## red
==> flow/design.v (excerpt) <==
module fft16 (
    input  wire              clk,
    input  wire              rst_n,
    input  wire              start,
    input  wire signed [8:0] din_i,
    input  wire signed [8:0] din_q,
    output wire              ready,
    output wire              dout_valid,
    output wire signed [8:0] dout_i,
    output wire signed [8:0] dout_q
);
Size: ~4800 cells after synthesis, about 740 flip-flops, roughly 53000 um2 of cells after synthesis.
export LEC_CHECK = 0
export CAP_MARGIN = 35
export CORE_ASPECT_RATIO = 0.92
export CORE_MARGIN = 2
export CORE_UTILIZATION = 37
export SLEW_MARGIN = 20
export TNS_END_PERCENT = 20
create_clock -name core_clock -period 10.0 [get_ports {clk}]
run.sh (not shown) runs the stock make flow with config.mk's settings and CLKGATE_MAP_FILE=.
red: no failed stages, no open violations at the end
Changes in blue relative to red:
Settings: swapping 37 for 72 in CORE_UTILIZATION; clearing CORE_ASPECT_RATIO, which used to be 0.92; clearing TNS_END_PERCENT, which used to be 20; swapping 35 for 20 in CAP_MARGIN; putting SETUP_SLACK_MARGIN at -0.58 where nothing was set; swapping 10.0 for 6.0 in the clock period (ns, I/O delays scaled along).
## What came out
blue did not finish: a tool error stopped it during global routing.
red: full flow OK, the timing, design-rule and antenna checks passed
The core utilization at floorplan reported for blue is greater than that of red by 35 points.
When blue is set beside red, its total placed instance area turns out to be about 2% larger.
Placed instance count for blue: about 9% down relative to red
Of blue and red, the higher post-cts resize count belongs to blue.
diff inputs: blue => green
Settings: SETUP_SLACK_MARGIN no longer set, was -0.58; CORE_UTILIZATION now 70, was 72; the clock period (ns, I/O delays scaled along) now 7.16, was 6.0.
Notes after the runs:
blue → green: post-synthesis mux area share stayed essentially flat; netlist area before placement flat. green vs. blue: horizontal die dimension rose 1.4%; pre-placement core utilization fell 1.7 points; detailed-placement wirelength estimate fell about 3%. Of green and blue, the lower vertical die dimension belongs to blue. green: it failed during clock tree synthesis, and the tool reported DPL-0033.
Changes in orange relative to green:
Settings: changing CORE_UTILIZATION from 70 to 64; setting SETUP_SLACK_MARGIN to 1.52 for the first time; changing the clock period (ns, I/O delays scaled along) from 7.16 to 5.52.
--- outcome ---
Nothing crashed in orange and all stages finished; the problem is that the final layout failed, the offending checks being negative setup slack. green and orange ended up with roughly the same count of port buffers added during placement. orange vs green — number of instances in the placed design climbed slightly. green -> orange: die outline width increased by a few percent. Compared green against orange; area after synthesis within noise. orange vs green: vertical die size up in orange. From green to orange the numbers moved as follows: number of rows created at floorplan increased 5; pre-CTS setup slack decreased 1.68 ns. green fits on a die that is smaller than the die of orange. For post-detailed-placement cell area, orange and green come out practically identical. Re final weighted congestion of routability-driven global placement: green was higher than orange. Measured against orange, the area inside the core boundary of green comes out at 0.910 times the reference value.

Starting RTL as in the previous note.
Settings: LEC_CHECK=0, ABC_AREA=1, CAP_MARGIN=20, CORE_MARGIN=2, CORE_UTILIZATION=71, PLACE_DENSITY_LB_ADDON=0.06, SETUP_SLACK_MARGIN=2.51, SLEW_MARGIN=20; clock period 8.43 ns.
The starting point ended with an error in global routing (5_1_grt) (GRT-0232).
Then changed:
ABC_AREA = not set   (was 1)
CORE_UTILIZATION = 68   (was 71)
PLACE_DENSITY_LB_ADDON = not set   (was 0.06)
SETUP_SLACK_MARGIN = not set   (was 2.51)
TNS_END_PERCENT = 30   (was not set)
clock period = 8.53 ns   (was 8.43 ns; I/O delays follow)
What happened: Now the flow produced a layout that fails on setup timing. Synthesized cell count shrinks by about a fifth. Die area grows slightly. Area after synthesis fell by a few percent.

fft16 again, from the RTL that the note above started with.
==> flow/design.v (excerpt) <==
module fft16 (
    input  wire              clk,
    input  wire              rst_n,
    input  wire              start,
    input  wire signed [8:0] din_i,
    input  wire signed [8:0] din_q,
    output wire              ready,
    output wire              dout_valid,
    output wire signed [8:0] dout_i,
    output wire signed [8:0] dout_q
);
make LEC_CHECK=0 ABC_AREA=1 CAP_MARGIN=20 CELL_PAD_IN_SITES_DETAIL_PLACEMENT=0 CORE_MARGIN=2 CORE_UTILIZATION=40 CTS_CLUSTER_DIAMETER=176 CTS_CLUSTER_SIZE=11 GPL_ROUTABILITY_DRIVEN=1 PLACE_DENSITY_LB_ADDON=0.28 SETUP_SLACK_MARGIN=-0.55 SLEW_MARGIN=20 TNS_END_PERCENT=15 finish   # period 13.9 ns
The first run finished clean.
Next try:
- ABC_AREA: 1 -> 0
- CORE_UTILIZATION: 40 -> 66
- CTS_CLUSTER_DIAMETER: 176 -> 283
- CTS_CLUSTER_SIZE: 11 -> default
- PLACE_DENSITY_LB_ADDON: 0.28 -> default
- TNS_END_PERCENT: 15 -> default
- clock period: 13.9 -> 9.2 ns (I/O delays scaled with it)
=>
- The changed run completed and failed the layout checks on setup timing
- area after synthesis decreases by 3.1%
- cell area is higher by 8.8%
- register-to-register slack gets worse by 2.6 ns
- global-route usage goes up by 15 points
- flip-flop count stays the same

fft16 again, from the RTL that the note above started with.
Design fft16, start of the top module:
module fft16 (
    input  wire              clk,
    input  wire              rst_n,
    input  wire              start,
    input  wire signed [8:0] din_i,
    input  wire signed [8:0] din_q,
    output wire              ready,
    output wire              dout_valid,
    output wire signed [8:0] dout_i,
    output wire signed [8:0] dout_q
);
Settings: LEC_CHECK=0, CAP_MARGIN=20, CORE_MARGIN=2, CORE_UTILIZATION=70, CTS_CLUSTER_DIAMETER=378, SETUP_SLACK_MARGIN=-0.58, SLEW_MARGIN=20; clock period 5.86 ns.
The starting point finished but fails on capacitance limit, slew limit, setup timing.
Change:
Settings changed: CORE_UTILIZATION 70 to 72, CTS_CLUSTER_DIAMETER 378 to default, CTS_CLUSTER_SIZE from default to 47, SETUP_SLACK_MARGIN -0.58 to default.
Clock period 5.86 ns to 9.58 ns, I/O delays scaled along.
Now the flow produced a layout that fails on setup timing.
Wire length went up by a few percent.
Design area came out lower by a few percent.
Critical path depth is higher by 2.
Worst setup slack is better by 3600 ps.
Worst hold slack hardly moves.
Register-to-register slack gains 3600 ps.
Change:
Settings changed: CTS_CLUSTER_DIAMETER from default to 132, CTS_CLUSTER_SIZE 47 to default, SETUP_SLACK_MARGIN from default to 1.04.
Clock period 9.58 ns to 7.16 ns, I/O delays scaled along.
Effect: The changed run finished but fails on setup timing; setup slack got worse by 3200 ps; utilization goes up by 3.4 points; critical path depth goes up by 3; design area goes up by 3.8%.
Change:
Settings changed: CORE_UTILIZATION 72 to 30, CTS_CLUSTER_DIAMETER 132 to default, SETUP_SLACK_MARGIN 1.04 to default.
Clock period 7.16 ns to 14.4 ns, I/O delays scaled along.
With this change the flow ran to the end with no violations.
Wire length came out lower by a quarter to a third.
Design area came out lower by roughly a tenth.
Area after synthesis does not change.
First-iteration DRC count goes down by well over a third.
Maximum frequency fell by roughly a tenth.
Global-route usage decreases by 35 points.

== run 1 ==
Starting RTL as in the previous note.
## fft16
module fft16 (
    input  wire              clk,
    input  wire              rst_n,
    input  wire              start,
    input  wire signed [8:0] din_i,
    input  wire signed [8:0] din_q,
    output wire              ready,
    output wire              dout_valid,
    output wire signed [8:0] dout_i,
    output wire signed [8:0] dout_q
);
wire signed [8:0] fifo1_dout_i, fifo1_dout_q, fifo2_dout_i, fifo2_dout_q;
fft #(.SAMPLE_WORD_LENGTH(9), .SAMPLE_INT_LENGTH(0), .SAMPLE_FLOAT_LENGTH(8), .FIFO_DEPTH(16)) u_fft (
    .fifo1_dout_i (fifo1_dout_i),
    .fifo1_dout_q (fifo1_dout_q),
    .fifo2_dout_i (fifo2_dout_i),
    .fifo2_dout_q (fifo2_dout_q),
    .din_i        (din_i),
    .din_q        (din_q),
    .strt_pulse   (start),
    .valid_in     (1'b1),
    .rst          (rst_n),
    .clk          (clk),
    .idle         (ready),
    .res_valid    (dout_valid),
    .res_i        (dout_i),
    .res_q        (dout_q)
);
endmodule
make LEC_CHECK=0 ABC_AREA=1 CAP_MARGIN=35 CELL_PAD_IN_SITES_DETAIL_PLACEMENT=1 CORE_MARGIN=7 CORE_UTILIZATION=28 GPL_ROUTABILITY_DRIVEN=1 GPL_TIMING_DRIVEN=1 MAX_ROUTING_LAYER=met4 MIN_ROUTING_LAYER=met2 PLACE_DENSITY_LB_ADDON=0.28 SETUP_SLACK_MARGIN=-0.36 SLEW_MARGIN=0 finish   # period 7.49 ns
Although run 1 finished all stages, its layout failed final checks on setup timing.
Modified inputs, run 2 compared to run 1
Settings: a deleted GPL_TIMING_DRIVEN that had been 1; a change of SLEW_MARGIN from 0 to 20; a change of CAP_MARGIN from 35 to 20; a change of CORE_MARGIN from 7 to 2; a deleted MIN_ROUTING_LAYER that had been met2; a deleted MAX_ROUTING_LAYER that had been met4; a deleted CELL_PAD_IN_SITES_DETAIL_PLACEMENT that had been 1; a deleted GPL_ROUTABILITY_DRIVEN that had been 1; a deleted PLACE_DENSITY_LB_ADDON that had been 0.28; a deleted ABC_AREA that had been 1; a deleted SETUP_SLACK_MARGIN that had been -0.36; a change of CORE_UTILIZATION from 28 to 62; a change of the clock period (ns, I/O delays scaled along) from 7.49 to 9.88.
Notes after the runs:
[flow] run 1 | stages: complete | final checks: fail | reason: setup timing
The layout from run 2, despite a flow that completed every stage, fails the layout checks, with the failing checks listed as setup timing.
In the reports for run 2 and run 1, the smaller detailed-route via count belongs to run 2.
Compared to run 1, run 2 has wire length about 25% lower.
Multiplexer share of the synthesized area (lower): run 1
Cmp run 2 and run 1 / area added between synthesis and finish / lower: run 2
> inputs changed (run 2 -> run 3)
Settings: SETUP_SLACK_MARGIN now -0.85, previously not set; CORE_UTILIZATION now 40, was 62; the clock period (ns, I/O delays scaled along) now 9.91, was 9.88.
[summary]
STATUS run=run 3 STAGES=ALL_DONE FINAL_CHECKS=FAILED CAUSE=setup timing
The area growth from synthesis to layout of run 3 exceeds that of run 2 by 0.18 points.
Compared to run 2, run 3 has cell depth of the worst setup path 12% lower.
Compared run 3 vs run 2, and worst endpoint data arrival time is up in run 3.
met1 wire length came out higher on run 3 than on run 2.
Worst relative slew slack came out lower on run 3 than on run 2.
Diff run 2 -> run 3: wire length reported by the detailed router went up 0.53%, amount of wire on met2 after detailed routing went up 3200 um, max capacitance violation total held.
#### Input delta (run 4 over run 3)
Settings: removing SETUP_SLACK_MARGIN (formerly -0.85); changing CAP_MARGIN from 20 to 35; setting CORE_ASPECT_RATIO to 1.08 for the first time; changing the clock period (ns, I/O delays scaled along) from 9.91 to 10.0.
==> results <==
Run 4 finished all stages; the layout is clean. Of run 4 and run 3, the lower final hold slack belongs to run 3. Looking at final count of negative-setup-slack endpoints, run 4 sits 22 below run 3. Run 4 gives more layout-stage area growth over the synthesis result than run 3 did. Compared run 4 vs run 3, and clock network contribution to total cell area is down in run 4. | met3 usage in global routing | run 4 vs run 3 | ≈ equal |. [run 4] clock skew fell 0.011 ns relative to run 3. Looking at worst path setup slack after routing, run 4 sits 0.58 ns higher than run 3 does.
Input-level comparison between run 5 and run 4:
Settings: changing CORE_UTILIZATION from 40 to 46; changing CAP_MARGIN from 35 to 20; setting CTS_CLUSTER_SIZE to 91 for the first time; changing SLEW_MARGIN from 20 to 15; removing CORE_ASPECT_RATIO (formerly 1.08).
==> results <==
- Between run 5 and run 4, it is run 5 whose minimum period implied by the final worst setup slack is lower, by 0.017 ns.
- Run 5 ends up with a number of buffers created by CTS that is 1.3% lower than in run 4.
- Run 4 and run 5 ended up with roughly the same worst-case setup slack after placement.
- Compared with run 4, in run 5 die size moved down, arrival time reported for the critical path endpoint has remained practically unchanged, number of gates resized after CTS climbed 21, total antenna diodes in the routed design has increased.
